## branch umber
## cpu
module cpu(
	input clk,
	input reset,
	input logic [15:0] i_mem_rddata,
	input logic i_mem_wait,  
	input logic i_mem_rddatavalid,  
	output logic [15:0] o_mem_wrdata,
	output logic [15:0] o_mem_addr,
	output logic o_mem_rd,
	output logic o_mem_wr
);
	logic PC_write;
	logic Addr_sel;
	logic mem_rd;
	logic mem_wr;
	logic MDR_load;
	logic IR_load;
	logic OpA_sel;
	logic OpAB_load;
	logic [1:0] ALU_1_sel;
	logic [1:0] ALU_2_sel;
	logic [1:0] ALUop_sel;
	logic ALU_out;
	logic RF_write;
	logic Reg_in;
	logic Flag_write;
	logic RF_write_call;
	logic mov_hi;
	logic N, Z, imm;
	logic [3:0] instr;
	datapath data(
		.rst(reset),
		.clk(clk), 
		.i_mem_rddata(i_mem_rddata),
		.i_PC_write(PC_write),
		.i_Addr_sel(Addr_sel),
		.i_mem_wr(mem_wr),
		.i_MDR_load(MDR_load),
		.i_IR_load(IR_load),
		.i_OpA_sel(OpA_sel),
		.i_OpAB_load(OpAB_load),
		.i_ALU_1_sel(ALU_1_sel),
		.i_ALU_2_sel(ALU_2_sel),
		.i_ALUop_sel(ALUop_sel),
		.i_ALU_out(ALU_out),
		.i_RF_write(RF_write),
		.i_Reg_in(Reg_in),
		.i_Flag_write(Flag_write),
		.i_RF_write_call(RF_write_call),
		.i_mov_hi(mov_hi),
		.o_N(N),
		.o_Z(Z),
		.o_instr(instr),
		.o_mem_wrdata(o_mem_wrdata),
		.o_mem_addr(o_mem_addr),
		.o_mem_rd(mem_rd),
		.o_mem_wr(mem_wr),
		.o_imm(imm)
	);
	control control(
		.rst(reset),
		.clk(clk),
		.i_N(N),
		.i_Z(Z),
		.i_instr(instr),
		.i_imm(imm),
		.i_mem_wait(i_mem_wait),
		.i_mem_rddatavalid(i_mem_rddatavalid),  
		.o_PC_write(PC_write),
		.o_Addr_sel(Addr_sel),
		.o_mem_rd(o_mem_rd),
		.o_mem_wr(o_mem_wr),
  ...
==> flow/config.mk <==
export PLATFORM = sky130hd
export DESIGN_NAME = cpu
export DESIGN_NICKNAME = cpu
export VERILOG_FILES = /design/flow/design.v
export SDC_FILE = /design/flow/constraint.sdc
export NUM_CORES = 4
export LEC_CHECK = 0
export ABC_AREA = 1
export CAP_MARGIN = 20
export CORE_MARGIN = 2
export CORE_UTILIZATION = 71
export CTS_CLUSTER_DIAMETER = 248
export CTS_CLUSTER_SIZE = 24
export PLACE_DENSITY = 0.74
export SETUP_SLACK_MARGIN = 0.67
export SLEW_MARGIN = 20
==> flow/constraint.sdc <==
create_clock -name core_clock -period 3.95 [get_ports {clk}]
set_input_delay 0.7900 -clock core_clock [delete_from_list [all_inputs] [get_ports {clk}]]
set_output_delay 0.7900 -clock core_clock [all_outputs]
set_load 0.01 [all_outputs]
run.sh (not shown) runs the stock make flow with config.mk's settings and CLKGATE_MAP_FILE=.
Ran to the end and failed final checks on setup timing: branch umber.
The inputs of branch nickel differ from those of branch umber as listed below.
==> flow/config.mk <==
export PLATFORM = sky130hd
export DESIGN_NAME = cpu
export DESIGN_NICKNAME = cpu
export VERILOG_FILES = /design/flow/design.v
export SDC_FILE = /design/flow/constraint.sdc
export NUM_CORES = 4
export LEC_CHECK = 0
export CAP_MARGIN = 20
export CORE_MARGIN = 2
export CORE_UTILIZATION = 40
export SLEW_MARGIN = 20
==> flow/constraint.sdc <==
create_clock -name core_clock -period 4.8 [get_ports {clk}]
set_input_delay 0.9600 -clock core_clock [delete_from_list [all_inputs] [get_ports {clk}]]
set_output_delay 0.9600 -clock core_clock [all_outputs]
set_load 0.01 [all_outputs]
==> results <==
No stage failed in branch nickel, and the final checks on the layout all came back clean. For combinational logic power, dividing the value from branch umber by the value from branch nickel gives 1.5. On branch nickel: later-pin clock latency in the skew report is 20 ps higher than what branch umber gave. On branch nickel: yosys stat cell total is 11% lower than what branch umber gave. Between branch nickel and branch umber, it is branch nickel whose headroom to the max-slew limit is lower, by 8.6 points. Delta (branch nickel minus branch umber): wire length increased 340 um; count of mapped cells out of synthesis shows a reduction of about 11%; initial antenna violation count went up by 1; maximum number of pins on one net before global-route repair +42; via count lower.

========
Setup of build 5:
cpu again, from the RTL that the note above started with.
==> flow/config.mk <==
export PLATFORM = sky130hd
export DESIGN_NAME = cpu
export DESIGN_NICKNAME = cpu
export VERILOG_FILES = /design/flow/design.v
export SDC_FILE = /design/flow/constraint.sdc
export NUM_CORES = 4
export LEC_CHECK = 0
export ABC_AREA = 1
export CAP_MARGIN = 20
export CORE_MARGIN = 2
export CORE_UTILIZATION = 71
export CTS_CLUSTER_SIZE = 17
export PLACE_DENSITY_LB_ADDON = 0.06
export SETUP_SLACK_MARGIN = 0.42
export SLEW_MARGIN = 20
==> flow/constraint.sdc <==
create_clock -name core_clock -period 3.19 [get_ports {clk}]
set_input_delay 0.6380 -clock core_clock [delete_from_list [all_inputs] [get_ports {clk}]]
set_output_delay 0.6380 -clock core_clock [all_outputs]
set_load 0.01 [all_outputs]
Build 5 finished all stages; however, its layout fails the closing checks, the failures being setup timing.
Here is what was changed in the inputs of trial 63 compared with build 5.
Settings: removing CTS_CLUSTER_SIZE (formerly 17); removing PLACE_DENSITY_LB_ADDON (formerly 0.06); removing SETUP_SLACK_MARGIN (formerly 0.42); changing CORE_UTILIZATION from 71 to 70; changing the clock period (ns, I/O delays scaled along) from 3.19 to 2.4.
### Flow results
Tool error GRT-0232 stopped trial 63 during global routing; no final results.
Vertical extent of the die, trial 63 and build 5, lower one = build 5.
Build 5 fits on a die that is smaller than the die of trial 63.
Cmp trial 63 vs build 5: final weighted congestion in routability-driven placement lower in trial 63
For the placeable core area, trial 63 came in about 0.7% higher than build 5 did.

========
Starting RTL as in the previous note.
Settings: LEC_CHECK=0, ABC_AREA=1, CAP_MARGIN=20, CORE_ASPECT_RATIO=0.69, CORE_MARGIN=2, CORE_UTILIZATION=72, CTS_CLUSTER_DIAMETER=375, CTS_CLUSTER_SIZE=100, HOLD_SLACK_MARGIN=0.29, PLACE_DENSITY_LB_ADDON=0.01, SETUP_SLACK_MARGIN=0.77, SLEW_MARGIN=20, TNS_END_PERCENT=5; clock period 2.63 ns.
The baseline aborted during global routing (5_1_grt) on GRT-0232.
Next try:
CORE_ASPECT_RATIO = default   (was 0.69)
CTS_CLUSTER_DIAMETER = default   (was 375)
CTS_CLUSTER_SIZE = default   (was 100)
HOLD_SLACK_MARGIN = default   (was 0.29)
PLACE_DENSITY_LB_ADDON = 0.27   (was 0.01)
SETUP_SLACK_MARGIN = 1.15   (was 0.77)
TNS_END_PERCENT = default   (was 5)
clock period = 4.38 ns   (was 2.63 ns; I/O delays follow)
The changed run produced a layout that fails on negative setup slack.
Synthesized cell count stays the same.
Area after synthesis stays the same.
Die size hardly moves.
Next try:
CTS_CLUSTER_DIAMETER = 359   (was default)
CTS_CLUSTER_SIZE = 14   (was default)
PLACE_DENSITY_LB_ADDON = default   (was 0.27)
SETUP_SLACK_MARGIN = 0.45   (was 1.15)
clock period = 3.91 ns   (was 4.38 ns; I/O delays follow)
Effect: The changed run finished but fails on negative setup slack. Global-route usage goes down by 2.4 points. Wire length goes down by roughly a tenth. Total power goes up slightly. Design area goes down slightly. Sequential power goes up by roughly a tenth. Synthesized area is unchanged. Hold slack loses 0.023 ns. Die area is unchanged.

========
cpu again, from the RTL that the note above started with.
## cpu
module cpu(
	input clk,
	input reset,
	input logic [15:0] i_mem_rddata,
	input logic i_mem_wait,  
	input logic i_mem_rddatavalid,  
	output logic [15:0] o_mem_wrdata,
	output logic [15:0] o_mem_addr,
	output logic o_mem_rd,
	output logic o_mem_wr
);
export LEC_CHECK = 0
export ABC_AREA = 1
export CAP_MARGIN = 20
export CORE_MARGIN = 2
export CORE_UTILIZATION = 71
export CTS_CLUSTER_DIAMETER = 297
export CTS_CLUSTER_SIZE = 17
export PLACE_DENSITY_LB_ADDON = 0.06
export SETUP_SLACK_MARGIN = -0.11
export SLEW_MARGIN = 20
create_clock -name core_clock -period 2.23 [get_ports {clk}]
The starting point died in global routing (GRT-0232).
Edit:
--- a/flow/config.mk
+++ b/flow/config.mk
@@ -9,8 +9,4 @@
 export CAP_MARGIN = 20
 export CORE_MARGIN = 2
-export CORE_UTILIZATION = 71
-export CTS_CLUSTER_DIAMETER = 297
-export CTS_CLUSTER_SIZE = 17
-export PLACE_DENSITY_LB_ADDON = 0.06
-export SETUP_SLACK_MARGIN = -0.11
+export CORE_UTILIZATION = 72
 export SLEW_MARGIN = 20
==> flow/constraint.sdc (replaced) <==
create_clock -name core_clock -period 4.19 [get_ports {clk}]
set_input_delay 0.8380 -clock core_clock [delete_from_list [all_inputs] [get_ports {clk}]]
set_output_delay 0.8380 -clock core_clock [all_outputs]
set_load 0.01 [all_outputs]
=> This time the run finished with negative setup slack left; synthesized area is unchanged; die area went down by 1.4%; synthesized cell count is unchanged.
Edit:
--- a/flow/config.mk
+++ b/flow/config.mk
@@ -9,4 +9,4 @@
 export CAP_MARGIN = 20
 export CORE_MARGIN = 2
-export CORE_UTILIZATION = 72
+export CORE_UTILIZATION = 52
 export SLEW_MARGIN = 20
==> flow/constraint.sdc (replaced) <==
create_clock -name core_clock -period 2.63 [get_ports {clk}]
set_input_delay 0.5260 -clock core_clock [delete_from_list [all_inputs] [get_ports {clk}]]
set_output_delay 0.5260 -clock core_clock [all_outputs]
set_load 0.01 [all_outputs]
The new run ran to the end with violations: negative setup slack.
Die size is higher by well over a third.
Clock power is higher by well over a third.
Non-clock buffer count is higher by 177.
Routed wire length is lower slightly.
Critical path depth is higher by 1.
Worst setup slack is worse by 1.2 ns.
Total power is higher by well over a third.

========
Starting RTL as in the previous note.
==> flow/config.mk <==
export PLATFORM = sky130hd
export DESIGN_NAME = cpu
export DESIGN_NICKNAME = cpu
export VERILOG_FILES = /design/flow/design.v
export SDC_FILE = /design/flow/constraint.sdc
export NUM_CORES = 4
export LEC_CHECK = 0
export ABC_AREA = 1
export CAP_MARGIN = 20
export CORE_ASPECT_RATIO = 0.89
export CORE_MARGIN = 2
export CORE_UTILIZATION = 72
export CTS_CLUSTER_DIAMETER = 373
export CTS_CLUSTER_SIZE = 24
export HOLD_SLACK_MARGIN = -0.05
export PLACE_DENSITY = 0.37
export SETUP_SLACK_MARGIN = 0.67
export SLEW_MARGIN = 20
==> flow/constraint.sdc <==
create_clock -name core_clock -period 2.66 [get_ports {clk}]
set_input_delay 0.5320 -clock core_clock [delete_from_list [all_inputs] [get_ports {clk}]]
set_output_delay 0.5320 -clock core_clock [all_outputs]
set_load 0.01 [all_outputs]
The starting point stopped in global routing (5_1_grt) (GRT-0232).
Rerun with:
CTS_CLUSTER_DIAMETER = 248   (was 373)
HOLD_SLACK_MARGIN = not set   (was -0.05)
clock period = 3.95 ns   (was 2.66 ns; I/O delays follow)
After rerunning: The new run finished but failed the layout checks on setup timing. Synthesized cell count stays the same. Die area does not change. Synthesized area does not change.

========
cpu again, from the RTL that the note above started with.
clock: 5.3 ns
lec_check: 0
cap_margin: 20
cell_pad_in_sites_detail_placement: 2
core_aspect_ratio: 0.73
core_margin: 10
core_utilization: 53
cts_cluster_diameter: 358
cts_cluster_size: 25
gpl_timing_driven: 0
max_routing_layer: met4
place_density_lb_addon: 0.23
slew_margin: 15
The first run ended with an error in detailed placement (3_5_place_dp), error DPL-0033.
Then changed:
Settings changed: CELL_PAD_IN_SITES_DETAIL_PLACEMENT 2 to not set, CORE_ASPECT_RATIO 0.73 to not set, CORE_MARGIN 10 to 2, CORE_UTILIZATION 53 to 66, CTS_CLUSTER_DIAMETER 358 to not set, CTS_CLUSTER_SIZE 25 to not set, GPL_TIMING_DRIVEN 0 to not set, MAX_ROUTING_LAYER met4 to not set, PLACE_DENSITY_LB_ADDON 0.23 to not set, SLEW_MARGIN 15 to 20.
Clock period 5.3 ns to 3.96 ns, I/O delays scaled along.
Effect: The changed run completed and failed the layout checks on setup timing; die area falls by 33%; area after synthesis does not change; synthesized cell count stays the same.

========
## v59
cpu again, from the RTL that the note above started with.
Settings: LEC_CHECK=0, CAP_MARGIN=20, CORE_ASPECT_RATIO=0.55, CORE_MARGIN=10, CORE_UTILIZATION=53, CTS_CLUSTER_DIAMETER=358, CTS_CLUSTER_SIZE=12, GPL_TIMING_DRIVEN=0, MAX_ROUTING_LAYER=met5, PLACE_DENSITY_LB_ADDON=0.23, SLEW_MARGIN=15; clock period 5.3 ns.
Here is what was changed in the inputs of v36 compared with v59.
- SLEW_MARGIN now 20, was 15
- CTS_CLUSTER_DIAMETER no longer set, was 358
- PLACE_DENSITY_LB_ADDON now 0.29, was 0.23
- CORE_UTILIZATION now 40, was 53
- CORE_ASPECT_RATIO no longer set, was 0.55
- CORE_MARGIN now 2, was 10
- HOLD_SLACK_MARGIN now 0.17, previously not set
- CTS_CLUSTER_SIZE now 29, was 12
- the clock period (ns, I/O delays scaled along) now 4.8, was 5.3
[summary]
Taking v59 as the reference, in v36 post-route fraction of the period consumed by the critical path up 2.9 points, number of instances in the placed design up 114, maximum ir drop on the vdd rail down 60%, post-synthesis share of cell area spent on and, or, nand and nor gates flat, die area up about 8%.
Timing startpoint of the critical path: data.IR[1] -> v36, data.IR[0] -> v59
[v36] flow finished | final checks: failed | reasons: negative setup slack
v36 against v59: die outline width saw a decrease, overall routing resource usage saw a decrease.
The worst hold margin was comparable across v36 and v59.
Measured against v36, the wire length of v59 comes out at 1.11 times the reference value.
| highest cell delay on the worst timing path | higher: v59 |
Here is what was changed in the inputs of v45 compared with v36.
- CTS_CLUSTER_DIAMETER now 118, previously not set
- CELL_PAD_IN_SITES_GLOBAL_PLACEMENT now 1, previously not set
- CAP_MARGIN now 25, was 20
- ABC_AREA now 1, previously not set
- CORE_UTILIZATION now 71, was 40
Notes after the runs:
- v45 | ERROR | global placement without I/O (3_1_place_gp_skip_io)
- Per the comparison of v45 with v36, portion of the post-synthesis area used by sequential elements went up; fraction of the core area occupied by cells at floorplan went up; die extent in x went down.
- Compared with v36, in v45 floorplan die height has decreased, synthesized cell count has increased.
- The final reports for v45 and v36 show chip area from the yosys synthesis statistics lower in the former.
- v45 vs v36, main logic family after synthesis: simple AND/OR/NAND/NOR gates vs AND-OR/OR-AND gates
- Across both runs, floorplan core area was lower for v45 than for v36.
- Going from v36 to v45, post-synthesis area per instance went down, die area went down, cell count listed in synth_stat.txt went up, adder-cell share of the synthesized area did not really move.
--- input diff v45..v24 ---
- SETUP_SLACK_MARGIN newly set to -0.11
- CELL_PAD_IN_SITES_GLOBAL_PLACEMENT removed (was 1)
- CTS_CLUSTER_SIZE changed from 29 to 17
- GPL_TIMING_DRIVEN removed (was 0)
- HOLD_SLACK_MARGIN removed (was 0.17)
- CTS_CLUSTER_DIAMETER removed (was 118)
- PLACE_DENSITY newly set to 0.35
- PLACE_DENSITY_LB_ADDON removed (was 0.29)
- MAX_ROUTING_LAYER removed (was met5)
- CAP_MARGIN changed from 25 to 20
- the clock period (ns, I/O delays scaled along) changed from 4.8 to 2.23
Results
Register bit count reported by yosys: v45 vs v24 identical. Reported for v24 and v45, number of placement rows turned out identical to the last digit. As far as fraction of registers with async set or reset after synthesis is concerned, v24 and v45 perform about the same. v45 -> v24: post-synth area from yosys stat delta 0, exact match. global placement without I/O (3_1_place_gp_skip_io): v45 exited with error. v24 terminated abnormally: global routing (5_1_grt) reported GRT-0232. Fraction of the yosys area taken by sequential cells came out exactly the same in v24 and v45. v24 vs. v45: core area held; fraction of the mapped netlist area in compound gates held; floorplan die area held; post-synthesis instance area held. Diff v45 -> v24: count of flip-flops with a built-in enable after synthesis was more or less identical; gate count after technology mapping held steady.

========
## JK
Starting RTL as in the previous note.
Design cpu, start of the top module:
module cpu(
	input clk,
	input reset,
	input logic [15:0] i_mem_rddata,
	input logic i_mem_wait,  
	input logic i_mem_rddatavalid,  
	output logic [15:0] o_mem_wrdata,
	output logic [15:0] o_mem_addr,
	output logic o_mem_rd,
	output logic o_mem_wr
);
make LEC_CHECK=0 ABC_AREA=1 CAP_MARGIN=0 CORE_ASPECT_RATIO=0.91 CORE_MARGIN=2 CORE_UTILIZATION=72 CTS_CLUSTER_SIZE=39 HOLD_SLACK_MARGIN=0.3 PLACE_DENSITY_LB_ADDON=0.06 SETUP_SLACK_MARGIN=1.15 SLEW_MARGIN=20 TNS_END_PERCENT=40 finish   # period 3.87 ns
Ran to the end and failed final checks on negative setup slack: JK.
For MS, these inputs were changed with respect to JK:
Settings: swapping 39 for 17 in CTS_CLUSTER_SIZE; clearing TNS_END_PERCENT, which used to be 40; clearing CORE_ASPECT_RATIO, which used to be 0.91; putting CTS_CLUSTER_DIAMETER at 324 where nothing was set; swapping 0.06 for 0.27 in PLACE_DENSITY_LB_ADDON; swapping 1.15 for 0.42 in SETUP_SLACK_MARGIN; swapping 3.87 for 2.61 in the clock period (ns, I/O delays scaled along).
==> results <==
The final reports for MS and JK show total cell area at the placement stage higher in the former.
Compared with JK, in MS initial standard-cell utilization of the core decreased 1.2 points; floorplan row count increased 3; number of instances resized during post-cts repair increased 110.
MS: it failed during global routing, and the tool reported GRT-0232.
## Diff of input files: AL against MS
Settings: swapping 0.42 for 1.15 in SETUP_SLACK_MARGIN; clearing CTS_CLUSTER_DIAMETER, which used to be 324; swapping 0.27 for 0.06 in PLACE_DENSITY_LB_ADDON; swapping 17 for 39 in CTS_CLUSTER_SIZE; putting TNS_END_PERCENT at 40 where nothing was set; swapping 2.61 for 3.87 in the clock period (ns, I/O delays scaled along).
--- outcome ---
The flow completed for AL, but it is not clean: the layout still shows negative setup slack.
Stage in which a tool error killed MS: global routing.
Fraction of the mapped netlist area in simple logic gates came out exactly the same in MS and AL.
On die area, MS and AL are neck and neck.
Between MS and AL, number of instances resized during post-cts repair decreased.
NOTE: post-placement cell area in AL falls short of that of MS
In AL the placed wire-length estimate turned out 3300 um lower than in MS.
Inputs modified between AL and TR:
Settings: removing PLACE_DENSITY_LB_ADDON (formerly 0.06); removing CTS_CLUSTER_SIZE (formerly 39); removing HOLD_SLACK_MARGIN (formerly 0.3); removing SETUP_SLACK_MARGIN (formerly 1.15); changing CAP_MARGIN from 0 to 20; changing CORE_UTILIZATION from 72 to 62; removing TNS_END_PERCENT (formerly 40); changing the clock period (ns, I/O delays scaled along) from 3.87 to 2.13.
Notes after the runs:
- Going from AL to TR, cell count grew by more than 10%.
- Diff AL and TR: aggregate global-route resource usage lower in TR
- Measured against each other, AL and TR differ in worst setup slack, the lower figure coming from TR.
- The path category of the worst min-delay check comes out flip-flop to flip-flop in one run and input pin to asynchronous set/reset pin in the other, namely in AL and TR respectively.
- Although it ran to completion, TR produced a layout that fails the final checks because of negative setup slack.
- Diff AL -> TR: total cell area at the placement stage up 0.0017 mm^2, wire length up 14%, post-layout instance area up 15%.
Power is estimated from default activity; no workload was simulated.
